== quartz ==
## alu
module alu (
    input               i_clk,
    input               i_rst_n,
    input               i_valid,
    input signed [11:0] i_data_a,
    input signed [11:0] i_data_b,
    input        [2:0]  i_inst,
    output              o_valid,
    output       [11:0] o_data,
    output              o_overflow
);
reg  [11:0] o_data_w, o_data_r;
reg         o_valid_w, o_valid_r;
reg         o_overflow_w, o_overflow_r;
reg  [19:0] data_old;
reg         overflow_old;
wire [12:0] data_add, data_sub, data_mean;
wire [23:0] data_mul;
wire [19:0] data_mul_round;
wire [20:0] data_mac;
wire [11:0] data_a_abs, data_b_abs;
assign o_valid = o_valid_r;
assign o_data = o_data_r;
assign o_overflow = o_overflow_r;
assign data_add = {i_data_a[11], i_data_a} + {i_data_b[11], i_data_b};
assign data_sub = {i_data_a[11], i_data_a} - {i_data_b[11], i_data_b};
assign data_mul = {{12{i_data_a[11]}}, i_data_a} * {{12{i_data_b[11]}}, i_data_b};
assign data_mul_round = {data_mul[23], data_mul[23:5]} + {19'd0, data_mul[4]};
assign data_mac = {data_mul_round[19], data_mul_round} + {data_old[19], data_old};
assign data_mean = data_add >> 1;
assign data_a_abs = i_data_a[11]? ~(i_data_a)+12'd1: i_data_a;
assign data_b_abs = i_data_b[11]? ~(i_data_b)+12'd1: i_data_b;
always@(*) begin
  o_data_w = 12'd0;
  o_valid_w = i_valid;
  o_overflow_w = 1'b0;
  case(i_inst)
    3'b000: begin  
      o_overflow_w = ^data_add[12:11];
      o_data_w = data_add[11:0];
    end
    3'b001: begin  
      o_overflow_w = ^data_sub[12:11];
      o_data_w = data_sub[11:0];
    end
    3'b010: begin  
      o_data_w = data_mul_round[11:0];
      o_overflow_w = ~(data_mul_round[19:11] == 9'b1_1111_1111 | data_mul_round[19:11] == 9'b0_0000_0000);
    end
    3'b011: begin  
      o_data_w = data_mac[11:0]; 
      o_overflow_w = ~(data_mac[20:11] == 10'b11_1111_1111 | data_mac[20:11] == 10'b00_0000_0000) | overflow_old;
    end
    3'b100: begin  
      o_data_w = ~(i_data_a ^ i_data_b);
    end
    3'b101: begin  
      o_data_w = ~i_data_a[11]? i_data_a: 12'd0;
    end
  ...
Size: roughly 1300 cells after synthesis, about 27 flip-flops, ~44 I/O pins.
Settings: LEC_CHECK=0, CAP_MARGIN=30, CORE_ASPECT_RATIO=0.5, CORE_MARGIN=8, CORE_UTILIZATION=58, CTS_CLUSTER_DIAMETER=394, CTS_CLUSTER_SIZE=98, SETUP_SLACK_MARGIN=-0.68, SLEW_MARGIN=20, TNS_END_PERCENT=10; clock period 10.0 ns.
run.sh (not shown) runs the stock make flow with config.mk's settings and CLKGATE_MAP_FILE=.
Completing all stages was not enough for quartz: its layout failed the final checks because of setup timing.
The following lists how cedar was set up differently from quartz:
# quartz
export LEC_CHECK = 0
export CAP_MARGIN = 30
export CORE_ASPECT_RATIO = 0.5
export CORE_MARGIN = 8
export CORE_UTILIZATION = 58
export CTS_CLUSTER_DIAMETER = 394
export CTS_CLUSTER_SIZE = 98
export SETUP_SLACK_MARGIN = -0.68
export SLEW_MARGIN = 20
export TNS_END_PERCENT = 10
create_clock -name core_clock -period 10.0 [get_ports {i_clk}]
# cedar
export LEC_CHECK = 0
export ABC_AREA = 1
export CAP_MARGIN = 20
export CORE_MARGIN = 2
export CORE_UTILIZATION = 68
export CTS_CLUSTER_DIAMETER = 374
export CTS_CLUSTER_SIZE = 98
export SLEW_MARGIN = 20
export TNS_END_PERCENT = 30
create_clock -name core_clock -period 9.06 [get_ports {i_clk}]
--- outcome ---
cedar had finished all stages when the layout checks came back failing, citing setup timing.
Net count of the finished layout delta for cedar relative to quartz: 367 higher
After detailed routing, quartz needs less wire than cedar.
Taking quartz as the reference, in cedar worst endpoint data arrival time now sits lower; hold path depth rose by 1; basic-gate share of the synthesized area counting and, or, nand and nor cells +8.9 points.
Diff quartz -> cedar: multiplexer area fraction after synthesis down 1.4 points; utilization up 12 points; die area down 0.0052 mm².
### cedar -> harbor
# cedar
export LEC_CHECK = 0
export ABC_AREA = 1
export CAP_MARGIN = 20
export CORE_MARGIN = 2
export CORE_UTILIZATION = 68
export CTS_CLUSTER_DIAMETER = 374
export CTS_CLUSTER_SIZE = 98
export SLEW_MARGIN = 20
export TNS_END_PERCENT = 30
create_clock -name core_clock -period 9.06 [get_ports {i_clk}]
# harbor
export LEC_CHECK = 0
export ABC_AREA = 1
export CAP_MARGIN = 20
export CORE_MARGIN = 2
export CORE_UTILIZATION = 72
export CTS_CLUSTER_DIAMETER = 394
export SETUP_SLACK_MARGIN = 1.16
export SLEW_MARGIN = 20
create_clock -name core_clock -period 4.09 [get_ports {i_clk}]
--- outcome ---
- ~same synthesized cell count in harbor and cedar
- Share of flip-flops with an asynchronous set or reset delta (harbor -> cedar): insignificant
- Delta (harbor minus cedar): count of buffers from port buffering roughly the same; horizontal extent of the die lost 2.7%; fraction of the mapped netlist area in compound gates comparable.
- As far as post-synth net total goes, harbor and cedar are indistinguishable; the numbers are identical.
- harbor vs. cedar: placement row count went down by 2.
- Taking cedar as the reference point, the die area of harbor falls by about 5.4%.
- harbor terminated abnormally: 3_5_place_dp reported DPL-0033.
- From cedar to harbor, count of pins on the block boundary did not move at all.
- Between harbor and cedar, die outline height is higher for cedar, harbor comes in under that.
Input changes introduced in willow (baseline for comparison: harbor):
# harbor
export LEC_CHECK = 0
export ABC_AREA = 1
export CAP_MARGIN = 20
export CORE_MARGIN = 2
export CORE_UTILIZATION = 72
export CTS_CLUSTER_DIAMETER = 394
export SETUP_SLACK_MARGIN = 1.16
export SLEW_MARGIN = 20
create_clock -name core_clock -period 4.09 [get_ports {i_clk}]
# willow
export LEC_CHECK = 0
export CAP_MARGIN = 20
export CORE_MARGIN = 2
export CORE_UTILIZATION = 72
export CTS_CLUSTER_DIAMETER = 50
export PLACE_DENSITY_LB_ADDON = 0.24
export SLEW_MARGIN = 20
export TNS_END_PERCENT = 5
create_clock -name core_clock -period 9.17 [get_ports {i_clk}]
## What came out
- harbor failed in 3_5_place_dp with DPL-0033.
- 5_1_grt: willow exited with error
- From harbor to willow the numbers moved as follows: fraction of synthesized area in multiplexers went up by 1.4 points; width of the chip went down by about 3.7%; die area went down by about 7%.
- Lower area inside the core boundary goes to willow over harbor.
- | total standard cell area after synthesis | higher: harbor |
- Higher initial core utilization goes to harbor over willow.
- Higher part of the Yosys area used for sequential elements was reported by willow, not harbor.
- Mean post-synth cell area ended up about 20% higher on willow than on harbor.
Changes in fjord relative to willow:
# willow
export LEC_CHECK = 0
export CAP_MARGIN = 20
export CORE_MARGIN = 2
export CORE_UTILIZATION = 72
export CTS_CLUSTER_DIAMETER = 50
export PLACE_DENSITY_LB_ADDON = 0.24
export SLEW_MARGIN = 20
export TNS_END_PERCENT = 5
create_clock -name core_clock -period 9.17 [get_ports {i_clk}]
# fjord
export LEC_CHECK = 0
export CAP_MARGIN = 20
export CORE_MARGIN = 2
export CORE_UTILIZATION = 65
export CTS_CLUSTER_DIAMETER = 50
export SLEW_MARGIN = 20
export TNS_END_PERCENT = 5
create_clock -name core_clock -period 9.42 [get_ports {i_clk}]
==> results <==
- fjord finished all stages; however, its layout fails the closing checks, the failures being setup timing.
- willow and fjord ended up with roughly the same post-synthesis async set-or-reset flop share.
- Diff fjord..willow | post-synthesis cell count | unchanged
- From willow to fjord, area fraction in and, or, nand and nor cells after synthesis did not move at all.
Edits applied to the flow inputs when going from fjord to lagoon:
# fjord
export LEC_CHECK = 0
export CAP_MARGIN = 20
export CORE_MARGIN = 2
export CORE_UTILIZATION = 65
export CTS_CLUSTER_DIAMETER = 50
export SLEW_MARGIN = 20
export TNS_END_PERCENT = 5
create_clock -name core_clock -period 9.42 [get_ports {i_clk}]
# lagoon
export LEC_CHECK = 0
export CAP_MARGIN = 20
export CORE_MARGIN = 2
export CORE_UTILIZATION = 66
export SETUP_SLACK_MARGIN = -0.49
export SLEW_MARGIN = 20
create_clock -name core_clock -period 8.53 [get_ports {i_clk}]
## What came out
- fjord -> stages 100% | layout checks FAIL | setup timing
- From the logs: lagoon reached the end of the flow and failed the layout checks with setup timing.
- Between fjord and lagoon, the difference in worst hold margin is negligible.
- Detailed placer's ending HPWL (higher): lagoon
- Compared to fjord, the routing of lagoon uses more wire.

Starting RTL as in the previous note.
export LEC_CHECK = 0
export CAP_MARGIN = 20
export CORE_MARGIN = 2
export CORE_UTILIZATION = 71
export PLACE_DENSITY_LB_ADDON = 0.24
export SETUP_SLACK_MARGIN = -0.49
export SLEW_MARGIN = 20
export TNS_END_PERCENT = 5
create_clock -name core_clock -period 8.53 [get_ports {i_clk}]
The first run aborted during global routing.
Edit:
CORE_UTILIZATION = 68   (was 71)
PLACE_DENSITY_LB_ADDON = not set   (was 0.24)
SETUP_SLACK_MARGIN = not set   (was -0.49)
TNS_END_PERCENT = 30   (was 5)
clock period = 9.06 ns   (was 8.53 ns; I/O delays follow)
Effect: The changed run ran to the end with violations: negative setup slack; area after synthesis stays the same; synthesized cell count does not change; die area increases by 4.3%.
Edit:
ABC_AREA = 1   (was not set)
TNS_END_PERCENT = not set   (was 30)
clock period = 4.09 ns   (was 9.06 ns; I/O delays follow)
After rerunning:
- With this change the flow never finished: it broke off in clock tree synthesis with DPL-0038
- area after synthesis came out higher by a little under a tenth
- die size rose by a little under a tenth
- synthesized cell count goes up by a quarter to a third
Edit:
ABC_AREA = not set   (was 1)
CORE_UTILIZATION = 40   (was 68)
clock period = 10.0 ns   (was 4.09 ns; I/O delays follow)
Result: The changed run completed without violations; die area climbs by well over a third; synthesized cell count drops by a quarter to a third; area after synthesis goes down by a little under a tenth.
Edit:
CORE_ASPECT_RATIO = 0.9   (was not set)
CTS_CLUSTER_DIAMETER = 84   (was not set)
GPL_ROUTABILITY_DRIVEN = 0   (was not set)
GPL_TIMING_DRIVEN = 0   (was not set)
HOLD_SLACK_MARGIN = 0.01   (was not set)
MAX_ROUTING_LAYER = met4   (was not set)
MIN_ROUTING_LAYER = met2   (was not set)
PLACE_DENSITY = 0.54   (was not set)
TNS_END_PERCENT = 10   (was not set)
What happened: This time the run finished but failed the layout checks on design-rule violations. Worst hold slack is worse by 0.0031 ns. Design area shrinks by a few percent. Routed wire length grows by a few percent. Area after synthesis does not change. Setup slack is worse by 0.050 ns.
Edit:
ABC_AREA = 1   (was not set)
CAP_MARGIN = 15   (was 20)
CORE_ASPECT_RATIO = not set   (was 0.9)
CTS_CLUSTER_DIAMETER = not set   (was 84)
GPL_ROUTABILITY_DRIVEN = not set   (was 0)
HOLD_SLACK_MARGIN = 0.28   (was 0.01)
MAX_ROUTING_LAYER = not set   (was met4)
MIN_ROUTING_LAYER = met1   (was met2)
PLACE_DENSITY = not set   (was 0.54)
TNS_END_PERCENT = not set   (was 10)
clock period = 9.65 ns   (was 10.0 ns; I/O delays follow)
=>
- With this change the flow passed the timing, DRC and antenna checks
- first-iteration DRC count decreases by 66%
- wire length rises by 6.7%
- core utilization fell by 2.2 points
- design area rises by 2.5%
- worst setup slack gets better by 0.35 ns
- hold slack degrades by 0.020 ns
- global-route usage shrinks by 15 points

Starting RTL as in the previous note.
## alu
module alu (
    input               i_clk,
    input               i_rst_n,
    input               i_valid,
    input signed [11:0] i_data_a,
    input signed [11:0] i_data_b,
    input        [2:0]  i_inst,
    output              o_valid,
    output       [11:0] o_data,
    output              o_overflow
);
make LEC_CHECK=0 ABC_AREA=1 CAP_MARGIN=40 CORE_MARGIN=2 CORE_UTILIZATION=72 CTS_CLUSTER_DIAMETER=385 CTS_CLUSTER_SIZE=11 SETUP_SLACK_MARGIN=1.79 SLEW_MARGIN=20 TNS_END_PERCENT=5 finish   # period 7.69 ns
The baseline ended with an error in clock tree synthesis (4_1_cts).
Change:
--- a/flow/config.mk
+++ b/flow/config.mk
@@ -9 +9 @@
-export CAP_MARGIN = 40
+export CAP_MARGIN = 20
@@ -12,3 +12,2 @@
-export CTS_CLUSTER_DIAMETER = 385
-export CTS_CLUSTER_SIZE = 11
-export SETUP_SLACK_MARGIN = 1.79
+export CTS_CLUSTER_DIAMETER = 397
+export CTS_CLUSTER_SIZE = 100
@@ -16 +14,0 @@
-export TNS_END_PERCENT = 5
==> flow/constraint.sdc (replaced) <==
create_clock -name core_clock -period 4.09 [get_ports {i_clk}]
set_input_delay 0.8180 -clock core_clock [delete_from_list [all_inputs] [get_ports {i_clk}]]
set_output_delay 0.8180 -clock core_clock [all_outputs]
set_load 0.01 [all_outputs]
=>
- This time the run never finished: it broke off in detailed placement (3_5_place_dp)
- die size is unchanged
- area after synthesis is unchanged
- synthesized cell count is unchanged
Change:
--- a/flow/config.mk
+++ b/flow/config.mk
@@ -8 +7,0 @@
-export ABC_AREA = 1
@@ -11,3 +10 @@
-export CORE_UTILIZATION = 72
-export CTS_CLUSTER_DIAMETER = 397
-export CTS_CLUSTER_SIZE = 100
+export CORE_UTILIZATION = 40
==> flow/constraint.sdc (replaced) <==
create_clock -name core_clock -period 9.8 [get_ports {i_clk}]
set_input_delay 1.9600 -clock core_clock [delete_from_list [all_inputs] [get_ports {i_clk}]]
set_output_delay 1.9600 -clock core_clock [all_outputs]
set_load 0.01 [all_outputs]
What happened: Now the flow passed the timing, DRC and antenna checks; area after synthesis decreases by about 7.5%; die size rises by 64%; synthesized cell count falls by about 23%.
Change:
--- a/flow/config.mk
+++ b/flow/config.mk
@@ -8 +8,2 @@
-export CAP_MARGIN = 20
+export ABC_AREA = 1
+export CAP_MARGIN = 15
@@ -10,0 +12 @@
+export MIN_ROUTING_LAYER = met2
==> flow/constraint.sdc (replaced) <==
create_clock -name core_clock -period 9.65 [get_ports {i_clk}]
set_input_delay 1.9300 -clock core_clock [delete_from_list [all_inputs] [get_ports {i_clk}]]
set_output_delay 1.9300 -clock core_clock [all_outputs]
set_load 0.01 [all_outputs]
Worst setup slack gains 0.17 ns; first-iteration DRC count grows to 4.4 times its value; core utilization shrinks by 5.2 points; register-to-register slack gains 0.45 ns.

v55:
The RTL this note starts from:
==> flow/design.v <==
module alu (
    input               i_clk,
    input               i_rst_n,
    input               i_valid,
    input signed [11:0] i_data_a,
    input signed [11:0] i_data_b,
    input        [2:0]  i_inst,
    output              o_valid,
    output       [11:0] o_data,
    output              o_overflow
);
reg  [11:0] o_data_w, o_data_r;
reg         o_valid_w, o_valid_r;
reg         o_overflow_w, o_overflow_r;
reg  [19:0] data_old;
reg         overflow_old;
wire [12:0] data_add, data_sub, data_mean;
wire [23:0] data_mul;
wire [19:0] data_mul_round;
wire [20:0] data_mac;
wire [11:0] data_a_abs, data_b_abs;
assign o_valid = o_valid_r;
assign o_data = o_data_r;
assign o_overflow = o_overflow_r;
assign data_add = {i_data_a[11], i_data_a} + {i_data_b[11], i_data_b};
assign data_sub = {i_data_a[11], i_data_a} - {i_data_b[11], i_data_b};
assign data_mul = {{12{i_data_a[11]}}, i_data_a} * {{12{i_data_b[11]}}, i_data_b};
assign data_mul_round = {data_mul[23], data_mul[23:5]} + {19'd0, data_mul[4]};
assign data_mac = {data_mul_round[19], data_mul_round} + {data_old[19], data_old};
assign data_mean = data_add >> 1;
assign data_a_abs = i_data_a[11]? ~(i_data_a)+12'd1: i_data_a;
assign data_b_abs = i_data_b[11]? ~(i_data_b)+12'd1: i_data_b;
always@(*) begin
  o_data_w = 12'd0;
  o_valid_w = i_valid;
  o_overflow_w = 1'b0;
  case(i_inst)
    3'b000: begin  
      o_overflow_w = ^data_add[12:11];
      o_data_w = data_add[11:0];
    end
    3'b001: begin  
      o_overflow_w = ^data_sub[12:11];
      o_data_w = data_sub[11:0];
    end
    3'b010: begin  
      o_data_w = data_mul_round[11:0];
      o_overflow_w = ~(data_mul_round[19:11] == 9'b1_1111_1111 | data_mul_round[19:11] == 9'b0_0000_0000);
    end
    3'b011: begin  
      o_data_w = data_mac[11:0]; 
      o_overflow_w = ~(data_mac[20:11] == 10'b11_1111_1111 | data_mac[20:11] == 10'b00_0000_0000) | overflow_old;
    end
    3'b100: begin  
      o_data_w = ~(i_data_a ^ i_data_b);
    end
    3'b101: begin  
      o_data_w = ~i_data_a[11]? i_data_a: 12'd0;
    end
    3'b110: begin  
      o_data_w = data_mean[11:0];
    end
    3'b111: begin  
      o_data_w = (data_a_abs >= data_b_abs)? data_a_abs: data_b_abs;
    end
  endcase
end
always@(posedge i_clk or negedge i_rst_n) begin
  if(~i_rst_n) begin
    o_data_r <= 12'd0;
    o_overflow_r <= 1'b0;
    o_valid_r <= 1'b0;
  end 
  else begin
    o_data_r <= o_data_w;
    o_overflow_r <= o_overflow_w;
    o_valid_r <= o_valid_w;
  end
end
always@(posedge i_clk or negedge i_rst_n) begin
  if(~i_rst_n) begin
    data_old <= 20'd0;
    overflow_old <= 1'b0;
  end
  else if(i_valid) begin
    if(i_inst == 3'b011)begin
      data_old <= {{8{o_data_w[11]}}, o_data_w};
      overflow_old <= o_overflow_w;
    end
    else begin
      data_old <= 20'd0;
      overflow_old <= 1'b0;
    end
  end
end
endmodule
clock: 3.63 ns
lec_check: 0
abc_area: 1
cap_margin: 20
cell_pad_in_sites_detail_placement: 0
cell_pad_in_sites_global_placement: 0
core_aspect_ratio: 0.98
core_margin: 2
core_utilization: 66
cts_cluster_diameter: 29
gpl_routability_driven: 1
gpl_timing_driven: 1
hold_slack_margin: 0.29
max_routing_layer: met5
place_density: 0.61
setup_slack_margin: -0.3
slew_margin: 20
In the summary table, v55 is marked failed, with error DPL-0038 raised in clock tree synthesis.
### v55 -> v11
==> flow/config.mk <==
export PLATFORM = sky130hd
export DESIGN_NAME = alu
export DESIGN_NICKNAME = alu
export VERILOG_FILES = /design/flow/design.v
export SDC_FILE = /design/flow/constraint.sdc
export NUM_CORES = 4
export LEC_CHECK = 0
export CAP_MARGIN = 40
export CELL_PAD_IN_SITES_DETAIL_PLACEMENT = 0
export CELL_PAD_IN_SITES_GLOBAL_PLACEMENT = 0
export CORE_MARGIN = 2
export CORE_UTILIZATION = 33
export CTS_CLUSTER_DIAMETER = 397
export CTS_CLUSTER_SIZE = 100
export GPL_ROUTABILITY_DRIVEN = 1
export GPL_TIMING_DRIVEN = 1
export MAX_ROUTING_LAYER = met5
export SETUP_SLACK_MARGIN = -0.82
export SLEW_MARGIN = 20
==> flow/constraint.sdc <==
create_clock -name core_clock -period 9.36 [get_ports {i_clk}]
set_input_delay 1.8720 -clock core_clock [delete_from_list [all_inputs] [get_ports {i_clk}]]
set_output_delay 1.8720 -clock core_clock [all_outputs]
set_load 0.01 [all_outputs]
Findings:
v11 finished every stage; the final checks, however, were not passed, the failures being setup timing.
For unique cell type count in the Yosys netlist, dividing the value from v55 by the value from v11 gives 0.66.
Side by side, cell count after synthesis turned out lower in v11 than in v55.
Post-DP HPWL was higher in v55 than in v11.
Sort v11 and v55 by die area desc -> top: v11
Compare v11 and v55 | number of cells in the yosys synthesis report lower: v11
Taking v55 as the reference, in v11 placed cell area decreased 2100 sq um, post-synthesis xor/xnor area fraction increased 3.9 points, post-placement worst setup slack increased 3720 ps, area of the mapped netlist decreased 850 sq um.
Looking at proportion of synthesized chip area in sequential cells, v11 sits 0.48 points higher than v55 does.
What v37 does differently from v11 at the input level:
diff --git a/flow/config.mk b/flow/config.mk
--- a/flow/config.mk
+++ b/flow/config.mk
@@ -7,3 +7,3 @@
 export LEC_CHECK = 0
-export CAP_MARGIN = 40
+export CAP_MARGIN = 20
 export CELL_PAD_IN_SITES_DETAIL_PLACEMENT = 0
@@ -11,4 +11,4 @@
 export CORE_MARGIN = 2
-export CORE_UTILIZATION = 33
-export CTS_CLUSTER_DIAMETER = 397
+export CORE_UTILIZATION = 54
+export CTS_CLUSTER_DIAMETER = 183
 export CTS_CLUSTER_SIZE = 100
@@ -17,3 +17,4 @@
 export MAX_ROUTING_LAYER = met5
-export SETUP_SLACK_MARGIN = -0.82
+export PLACE_DENSITY = 0.37
+export SETUP_SLACK_MARGIN = -0.62
 export SLEW_MARGIN = 20
## What came out
STATUS run=v37 STAGES=ALL_DONE FINAL_CHECKS=FAILED CAUSE=setup timing. Wire: v37 routes less than v11. Summary of v37 over v11: worst setup slack up 89 ps. Relative to v11, the design area of v37 is lower by 100 sq um. Reported for v11 and v37, max-capacitance violation count turned out identical to the last digit. Summary of v37 over v11: met2 usage in global routing up 19 points, sequential share of layout area ~0 delta, fraction of area in non-clock buffers lost 0.46 points.
What v35 does differently from v37 at the input level:
diff --git a/flow/config.mk b/flow/config.mk
--- a/flow/config.mk
+++ b/flow/config.mk
@@ -11,5 +11,5 @@
 export CORE_MARGIN = 2
-export CORE_UTILIZATION = 54
-export CTS_CLUSTER_DIAMETER = 183
-export CTS_CLUSTER_SIZE = 100
+export CORE_UTILIZATION = 40
+export CTS_CLUSTER_DIAMETER = 219
+export CTS_CLUSTER_SIZE = 99
 export GPL_ROUTABILITY_DRIVEN = 1
@@ -17,4 +17,3 @@
 export MAX_ROUTING_LAYER = met5
-export PLACE_DENSITY = 0.37
-export SETUP_SLACK_MARGIN = -0.62
+export SETUP_SLACK_MARGIN = -0.73
 export SLEW_MARGIN = 20
==> comparison <==
- v35 finished every stage; the final checks, however, were not passed, the failures being setup timing.
- From the logs: v37 reached the end of the flow and failed the layout checks with setup timing.
- v37 leaves more setup margin than v35.
- From v37 to v35 the numbers moved as follows: buffers plus inverters on the worst setup path increased 1; initial cell density of the core lost 15 points; met2 track demand over resource lower; fmax lost 0.64%; register-to-register slack +90 ps.
- v35 -> v37: synthesized chip area reported by yosys delta 0, exact match
diff inputs: v35 => v38
diff --git a/flow/config.mk b/flow/config.mk
--- a/flow/config.mk
+++ b/flow/config.mk
@@ -7,2 +7,3 @@
 export LEC_CHECK = 0
+export ABC_AREA = 1
 export CAP_MARGIN = 20
@@ -11,9 +12,12 @@
 export CORE_MARGIN = 2
-export CORE_UTILIZATION = 40
+export CORE_UTILIZATION = 71
 export CTS_CLUSTER_DIAMETER = 219
-export CTS_CLUSTER_SIZE = 99
+export CTS_CLUSTER_SIZE = 13
 export GPL_ROUTABILITY_DRIVEN = 1
 export GPL_TIMING_DRIVEN = 1
+export HOLD_SLACK_MARGIN = 0.09
 export MAX_ROUTING_LAYER = met5
-export SETUP_SLACK_MARGIN = -0.73
-export SLEW_MARGIN = 20
+export PLACE_DENSITY_LB_ADDON = 0.24
+export SETUP_SLACK_MARGIN = -0.3
+export SLEW_MARGIN = 40
+export TNS_END_PERCENT = 35
- Finished, but not clean: v38, with setup timing.
- Comparing v38 against v35, there is no change at all in number of maximum-capacitance constraint violations.
- Average footprint of a synthesized cell of v38 falls short of that of v35 by more than 10%.
- In the flow results for v38 and v35, the count of buffering cells on the critical path with inverters included is larger on v38.
- v38 reports a lower number of buffers outside the clock class in the layout than v35 does.
- Top layer reached by signal wires = met4: v35; top layer reached by signal wires = met5: v38
- v35 has higher number of well taps than v38.
Setup changes, v38 to v20
diff --git a/flow/config.mk b/flow/config.mk
--- a/flow/config.mk
+++ b/flow/config.mk
@@ -7,3 +7,2 @@
 export LEC_CHECK = 0
-export ABC_AREA = 1
 export CAP_MARGIN = 20
@@ -12,12 +11,11 @@
 export CORE_MARGIN = 2
-export CORE_UTILIZATION = 71
+export CORE_UTILIZATION = 72
 export CTS_CLUSTER_DIAMETER = 219
-export CTS_CLUSTER_SIZE = 13
+export CTS_CLUSTER_SIZE = 42
 export GPL_ROUTABILITY_DRIVEN = 1
 export GPL_TIMING_DRIVEN = 1
-export HOLD_SLACK_MARGIN = 0.09
 export MAX_ROUTING_LAYER = met5
 export PLACE_DENSITY_LB_ADDON = 0.24
-export SETUP_SLACK_MARGIN = -0.3
-export SLEW_MARGIN = 40
+export SETUP_SLACK_MARGIN = 0.05
+export SLEW_MARGIN = 20
 export TNS_END_PERCENT = 35
- v20 | ERROR | global routing
- For synthesized area, dividing the value from v20 by the value from v38 gives 0.925.
- When the final numbers for v20 and v38 were put side by side, the post-cts sizing count turned out to be smaller in v38.
- Floorplan core area, v20 and v38, lower one = v20.
- Maximum root-to-sink buffer count came out exactly the same in v20 and v38.
- [v20] die width fell about 4.4% relative to v38
